## run A
// sample_dsp
module sample_dsp(
	input         clk_20M,
	input         rst_n,
	input         WR,
	input         RD,
	input         CS0,
	input  [7:0]  DSP_Add,
	input  [15:0] DSP_Data_in,
	output [15:0] DSP_Data_out,
	output        DSP_Data_oe,
	input  [6:0]  chAn,
	input  [6:0]  chBn,
	input  [15:0] data_in,
	input         busy0,
	output [3:0]  LED,
	output        cs0_n,
	output        cs1_n,
	output        convst,
	output        enc_rst
);
	wire        clk_1M, tick_1M;
	wire        IncEncoderRd;
	wire [15:0] inc0, inc1, inc2, inc3, inc4, inc5, inc6;
	wire [15:0] abs0, abs1, abs2, abs3, abs4, abs5, abs6, abs7;
	wire [15:0] abs8, abs9, absA, absB, absC, absD, absE, absF;
	clk_1M inst45(.clk0(clk_20M), .rst_n(rst_n), .clk_1M(clk_1M), .tick(tick_1M));
	IncEncoderGroup inst(
		.clk_encoder(clk_20M), .en(tick_1M), .rst_n(rst_n), .RD(IncEncoderRd),
		.chA(~chAn), .chB(~chBn),
		.data_out0(inc0), .data_out1(inc1), .data_out2(inc2), .data_out3(inc3),
		.data_out4(inc4), .data_out5(inc5), .data_out6(inc6));
	AbsEncoder inst1(
		.clk(clk_20M), .clk_rd(IncEncoderRd), .rst_n(rst_n),
		.data_in(data_in), .cs0_n(cs0_n), .cs1_n(cs1_n), .busy0(busy0),
		.convst(convst), .enc_rst(enc_rst),
		.data_out0(abs0), .data_out1(abs1), .data_out2(abs2), .data_out3(abs3),
		.data_out4(abs4), .data_out5(abs5), .data_out6(abs6), .data_out7(abs7),
  ...
Size in the first run: roughly 2700 cells after synthesis, about 30000 um2 of cells after synthesis.
Settings: LEC_CHECK=0, CAP_MARGIN=30, CELL_PAD_IN_SITES_DETAIL_PLACEMENT=1, CELL_PAD_IN_SITES_GLOBAL_PLACEMENT=2, CORE_MARGIN=6, CORE_UTILIZATION=40, CTS_CLUSTER_SIZE=80, GPL_ROUTABILITY_DRIVEN=0, MIN_ROUTING_LAYER=met2, SLEW_MARGIN=20, TNS_END_PERCENT=90; clock period 5.0 ns.
run.sh (not shown) runs the stock make flow with config.mk's settings and CLKGATE_MAP_FILE=.
Modified inputs, run B compared to run A
Settings: removing CELL_PAD_IN_SITES_GLOBAL_PLACEMENT (formerly 2); removing CTS_CLUSTER_SIZE (formerly 80); changing CORE_MARGIN from 6 to 2; changing CAP_MARGIN from 30 to 20; setting GPL_TIMING_DRIVEN to 0 for the first time; removing TNS_END_PERCENT (formerly 90); changing CORE_UTILIZATION from 40 to 21; setting SETUP_SLACK_MARGIN to 0.12 for the first time; changing CELL_PAD_IN_SITES_DETAIL_PLACEMENT from 1 to 2; removing MIN_ROUTING_LAYER (formerly met2); changing the clock period (ns, I/O delays scaled along) from 5.0 to 5.87.
[summary]
- All of run A and run B finish clean.
- Going from run A to run B, post-route cell area went up 3.5%; share of the clock period used by the worst path after layout went up 4.4 points; amount of wire on met3 after detailed routing went down about 70%; number of nets in the final layout went up 92.
- Number of placement rows is lower on run A
- Run B vs run A — power dissipated in combinational cells dropped about 8%.
- The initial standard-cell utilization of the core of run B is lower than that of run A.
- Run B vs. run A: setup slack fell by 0.14 ns; chip area rose by 79%; post-detailed-routing wire length rose by 36%.
#### Input delta (run C over run B)
Settings: swapping 21 for 40 in CORE_UTILIZATION; clearing GPL_ROUTABILITY_DRIVEN, which used to be 0; clearing SETUP_SLACK_MARGIN, which used to be 0.12; clearing CELL_PAD_IN_SITES_DETAIL_PLACEMENT, which used to be 2; clearing GPL_TIMING_DRIVEN, which used to be 0; swapping 5.87 for 4.43 in the clock period (ns, I/O delays scaled along).
Findings:
From run B to run C the numbers moved as follows: leakage power of the design fell 1.0%; sequential portion of the cell area shows an increase of 1.9 points. Summary — combinational power share, run C relative to run B: lower, by 1.1 points. The run showing the greater fraction of the cycle the final worst path needs is run B. Between run C and run B, the setup slack is higher for run B. Looking at via count, run C sits 3386 lower than run B does. Sort run C and run B by routed metal-1 wire length asc -> top: run C. NOTE width of the die run B->run C decreased by more than a quarter. Taking run B over run C, the total wire length ratio works out to 1.6. Compared run B against run C; async set or reset register ratio after synthesis within noise. Between run C and run B, the global-route usage is higher for run C.
> inputs changed (run C -> run D)
Settings: a change of CORE_MARGIN from 2 to 6; an added CTS_CLUSTER_SIZE of 80; an added PLACE_DENSITY_LB_ADDON of 0.03; an added CELL_PAD_IN_SITES_GLOBAL_PLACEMENT of 2; a change of the clock period (ns, I/O delays scaled along) from 4.43 to 5.0.
Diff run C..run D | sink count of the clock tree | unchanged
[run D] final core area utilization rose 0.65 points relative to run C
Looking at worst hold slack, run D sits 0.12 ns higher than run C does.
Taking run C as the reference, in run D logic gate share of total power flat; via count of the routed design decreased by about 1.7% relative to the old numbers; share of the clock period used by the worst path fell 4.2 points.
Going from run C to run D, cell depth of the worst setup path now sits lower, final wirelength climbed about 6.4%, die area up 5.8%, via count normalized by instance count went down by 0.10, total placed instance area neither gained nor lost much.

sample_dsp again, from the RTL that the note above started with.
Design sample_dsp, start of the top module:
module sample_dsp(
	input         clk_20M,
	input         rst_n,
	input         WR,
	input         RD,
	input         CS0,
	input  [7:0]  DSP_Add,
	input  [15:0] DSP_Data_in,
	output [15:0] DSP_Data_out,
	output        DSP_Data_oe,
	input  [6:0]  chAn,
	input  [6:0]  chBn,
	input  [15:0] data_in,
	input         busy0,
	output [3:0]  LED,
	output        cs0_n,
	output        cs1_n,
	output        convst,
	output        enc_rst
);
	wire        clk_1M, tick_1M;
	wire        IncEncoderRd;
	wire [15:0] inc0, inc1, inc2, inc3, inc4, inc5, inc6;
	wire [15:0] abs0, abs1, abs2, abs3, abs4, abs5, abs6, abs7;
	wire [15:0] abs8, abs9, absA, absB, absC, absD, absE, absF;
	clk_1M inst45(.clk0(clk_20M), .rst_n(rst_n), .clk_1M(clk_1M), .tick(tick_1M));
	IncEncoderGroup inst(
		.clk_encoder(clk_20M), .en(tick_1M), .rst_n(rst_n), .RD(IncEncoderRd),
		.chA(~chAn), .chB(~chBn),
		.data_out0(inc0), .data_out1(inc1), .data_out2(inc2), .data_out3(inc3),
		.data_out4(inc4), .data_out5(inc5), .data_out6(inc6));
	AbsEncoder inst1(
		.clk(clk_20M), .clk_rd(IncEncoderRd), .rst_n(rst_n),
		.data_in(data_in), .cs0_n(cs0_n), .cs1_n(cs1_n), .busy0(busy0),
		.convst(convst), .enc_rst(enc_rst),
		.data_out0(abs0), .data_out1(abs1), .data_out2(abs2), .data_out3(abs3),
		.data_out4(abs4), .data_out5(abs5), .data_out6(abs6), .data_out7(abs7),
		.data_out8(abs8), .data_out9(abs9), .data_outA(absA), .data_outB(absB),
		.data_outC(absC), .data_outD(absD), .data_outE(absE), .data_outF(absF));
	ParaBus ParaBusInst(
		.clk(clk_20M), .rst_n(rst_n),
		.DSP_Add(DSP_Add), .DSP_Data_in(DSP_Data_in), .DSP_Data_out(DSP_Data_out),
		.DSP_Data_oe(DSP_Data_oe), .WR(WR), .RD(RD), .CS0(CS0), .LED(LED),
		.IncEncoder1(inc0), .IncEncoder2(inc1), .IncEncoder3(inc2), .IncEncoder4(inc3),
		.IncEncoder5(inc4), .IncEncoder6(inc5), .IncEncoder7(inc6), .IncEncoderRd(IncEncoderRd),
		.AbsEncoder0(abs0), .AbsEncoder1(abs1), .AbsEncoder2(abs2), .AbsEncoder3(abs3),
  ...
make LEC_CHECK=0 ABC_AREA=1 CAP_MARGIN=20 CORE_ASPECT_RATIO=0.5 CORE_MARGIN=2 CORE_UTILIZATION=72 CTS_CLUSTER_DIAMETER=399 CTS_CLUSTER_SIZE=100 PLACE_DENSITY=0.39 SETUP_SLACK_MARGIN=0.67 SLEW_MARGIN=20 finish   # period 2.26 ns
The starting point ended with an error in global routing, error GRT-0232.
Edit:
- CORE_ASPECT_RATIO: 0.5 -> unset
- CTS_CLUSTER_DIAMETER: 399 -> 211
- CTS_CLUSTER_SIZE: 100 -> 15
- PLACE_DENSITY: 0.39 -> unset
- PLACE_DENSITY_LB_ADDON: unset -> 0.29
- SETUP_SLACK_MARGIN: 0.67 -> unset
- clock period: 2.26 -> 2.46 ns (I/O delays scaled with it)
The changed run finished with setup timing left.
Synthesized area does not change.
Synthesized cell count is unchanged.
Die area hardly moves.
Edit:
- CTS_CLUSTER_SIZE: 15 -> 13
- PLACE_DENSITY_LB_ADDON: 0.29 -> 0.28
- SETUP_SLACK_MARGIN: unset -> 0.73
- clock period: 2.46 -> 2.54 ns (I/O delays scaled with it)
=> The new run died in global routing. Area after synthesis is unchanged. Die size does not change. Synthesized cell count is unchanged.
Edit:
- CORE_ASPECT_RATIO: unset -> 0.69
- CTS_CLUSTER_DIAMETER: 211 -> 394
- CTS_CLUSTER_SIZE: 13 -> 99
- PLACE_DENSITY_LB_ADDON: 0.28 -> unset
- SETUP_SLACK_MARGIN: 0.73 -> 0.3
- clock period: 2.54 -> 2.1 ns (I/O delays scaled with it)
=> The new run ended with an error in global routing. Die size barely changes. Synthesized area is unchanged. Synthesized cell count stays the same.
Edit:
- ABC_AREA: 1 -> unset
- CORE_ASPECT_RATIO: 0.69 -> unset
- CORE_UTILIZATION: 72 -> 25
- CTS_CLUSTER_DIAMETER: 394 -> unset
- CTS_CLUSTER_SIZE: 99 -> unset
- SETUP_SLACK_MARGIN: 0.3 -> unset
- clock period: 2.1 -> 4.43 ns (I/O delays scaled with it)
This time the run produced a clean layout.
Area after synthesis decreases by 2.4%.
Synthesized cell count decreases by 32%.
Die size increases to 2.8 times its value.

sample_dsp again, from the RTL that the note above started with.
Settings: LEC_CHECK=0, CAP_MARGIN=20, CELL_PAD_IN_SITES_GLOBAL_PLACEMENT=0, CORE_MARGIN=2, CORE_UTILIZATION=58, GPL_ROUTABILITY_DRIVEN=1, GPL_TIMING_DRIVEN=1, PLACE_DENSITY=0.6, SETUP_SLACK_MARGIN=1.2, SLEW_MARGIN=20, TNS_END_PERCENT=70; clock period 4.58 ns.
The first run finished with timing, DRC and antenna clean.
==> next run, changes <==
ABC_AREA = 1   (was unset)
CELL_PAD_IN_SITES_GLOBAL_PLACEMENT = unset   (was 0)
CORE_UTILIZATION = 72   (was 58)
CTS_CLUSTER_DIAMETER = 399   (was unset)
CTS_CLUSTER_SIZE = 100   (was unset)
GPL_ROUTABILITY_DRIVEN = unset   (was 1)
GPL_TIMING_DRIVEN = unset   (was 1)
PLACE_DENSITY = unset   (was 0.6)
SETUP_SLACK_MARGIN = 0.31   (was 1.2)
TNS_END_PERCENT = unset   (was 70)
clock period = 2.26 ns   (was 4.58 ns; I/O delays follow)
Effect:
- The new run aborted during 5_1_grt with GRT-0232
- die size is lower by 17%
- synthesized cell count is higher by 47%
- synthesized area is higher by 2.5%
==> next run, changes <==
CTS_CLUSTER_DIAMETER = 211   (was 399)
CTS_CLUSTER_SIZE = 13   (was 100)
PLACE_DENSITY_LB_ADDON = 0.28   (was unset)
SETUP_SLACK_MARGIN = 0.64   (was 0.31)
clock period = 2.47 ns   (was 2.26 ns; I/O delays follow)
The changed run died in 5_1_grt on GRT-0116. Area after synthesis stays the same. Die size stays the same. Synthesized cell count stays the same.
==> next run, changes <==
ABC_AREA = unset   (was 1)
CORE_UTILIZATION = 60   (was 72)
CTS_CLUSTER_DIAMETER = unset   (was 211)
CTS_CLUSTER_SIZE = unset   (was 13)
PLACE_DENSITY_LB_ADDON = unset   (was 0.28)
SETUP_SLACK_MARGIN = unset   (was 0.64)
clock period = 2.36 ns   (was 2.47 ns; I/O delays follow)
Outcome:
- With this change the flow completed and failed the layout checks on negative setup slack
- die size climbs by 17%
- synthesized area drops by 2.4%
- synthesized cell count drops by 32%
Power figures rest on the tool's default switching activity, not on a simulated workload.
